v5:
Design top_level, start of the top module:
module top_level
#(parameter WIDTH = 8)
(
	input clk, rst, init, finish, ack,
	input [WIDTH-1:0]
		ori_0,
		ori_1,
		ori_2,
		ori_3,
		ori_4,
		ori_5,
		ori_6,
		ori_7,
		ori_8,
		ori_9,
		ori_10,
		ori_11,
		ori_12,
		ori_13,
		ori_14,
		ori_15,
		ori_16,
		ori_17,
		ori_18,
		ori_19,
		ori_20,
		ori_21,
		ori_22,
		ori_23,
		ori_24,
		ori_25,
		ori_26,
		ori_27,
		ori_28,
		ori_29,
		ori_30,
		ori_31,
		can_0,
		can_1,
		can_2,
		can_3,
		can_4,
		can_5,
		can_6,
		can_7,
		can_8,
		can_9,
		can_10,
		can_11,
		can_12,
		can_13,
		can_14,
		can_15,
		can_16,
		can_17,
		can_18,
		can_19,
		can_20,
		can_21,
		can_22,
		can_23,
		can_24,
		can_25,
		can_26,
		can_27,
		can_28,
		can_29,
		can_30,
		can_31,
	output done,
	output [WIDTH+4:0] out_sad
	);
Size in the first run: roughly 530 I/O pins, roughly 51000 um2 of cells after synthesis.
Settings: LEC_CHECK=0, CAP_MARGIN=15, CELL_PAD_IN_SITES_DETAIL_PLACEMENT=2, CORE_ASPECT_RATIO=1.48, CORE_MARGIN=2, CORE_UTILIZATION=33, HOLD_SLACK_MARGIN=0.08, MAX_ROUTING_LAYER=met4, PLACE_DENSITY_LB_ADDON=0.13, SLEW_MARGIN=20, TNS_END_PERCENT=100; clock period 5.01 ns.
run.sh (not shown) runs the stock make flow with config.mk's settings and CLKGATE_MAP_FILE=.
Layout checks on v5: not met. Flow itself completed; violations: setup timing.
Input changes introduced in v10 (baseline for comparison: v5):
==> flow/config.mk <==
export PLATFORM = sky130hd
export DESIGN_NAME = top_level
export DESIGN_NICKNAME = top_level
export VERILOG_FILES = /design/flow/design.v
export SDC_FILE = /design/flow/constraint.sdc
export NUM_CORES = 4
export LEC_CHECK = 0
export CAP_MARGIN = 0
export CORE_MARGIN = 2
export CORE_UTILIZATION = 72
export MAX_ROUTING_LAYER = met4
export PLACE_DENSITY = 0.66
export SETUP_SLACK_MARGIN = 0.64
export SLEW_MARGIN = 20
==> flow/constraint.sdc <==
create_clock -name core_clock -period 5.2 [get_ports {clk}]
set_input_delay 1.0400 -clock core_clock [delete_from_list [all_inputs] [get_ports {clk}]]
set_output_delay 1.0400 -clock core_clock [all_outputs]
set_load 0.01 [all_outputs]
==> results <==
v5 → v10: starting density of the core now larger; full die area now smaller. Final RePlAce weighted congestion for v10 is higher than for v5. Compared v10 against v5; post-synthesis compound-gate area fraction within noise. In v10, number of cell rows is lower than in v5. Re average cell area after synthesis: no difference whatsoever between v10 and v5. v10 | ERROR | global routing. The sum of net half-perimeters after detailed placement of v10 was superior to that of v5. Relative to v5, the vertical extent of the die of v10 is lower by 44%. Compared with v5, in v10 yosys cell count neither gained nor lost much, total placed instance area down 3000 um2, chip width lower.
> inputs changed (v10 -> v34)
--- a/flow/config.mk
+++ b/flow/config.mk
@@ -6,9 +6,6 @@
 export NUM_CORES = 4
 export LEC_CHECK = 0
-export CAP_MARGIN = 0
+export CAP_MARGIN = 20
 export CORE_MARGIN = 2
-export CORE_UTILIZATION = 72
-export MAX_ROUTING_LAYER = met4
-export PLACE_DENSITY = 0.66
-export SETUP_SLACK_MARGIN = 0.64
+export CORE_UTILIZATION = 40
 export SLEW_MARGIN = 20
==> flow/constraint.sdc <==
create_clock -name core_clock -period 8.25 [get_ports {clk}]
set_input_delay 1.6500 -clock core_clock [delete_from_list [all_inputs] [get_ports {clk}]]
set_output_delay 1.6500 -clock core_clock [all_outputs]
set_load 0.01 [all_outputs]
==> results <==
Both conditions hold for v34: the flow ran to the end and the final layout passed the timing, design-rule and antenna checks.
Min starting density of the core across v34 and v10: v34
Summary of v34 over v10: number of post-CTS setup repair buffers dropped 163, number of cells in Yosys stat saw little to no change, die area higher, detailed-placement wirelength estimate went up about 5.6%, width of the chip went up.
Relative to v10, number of gates given a new drive strength after cts decreased by 458 in v34.
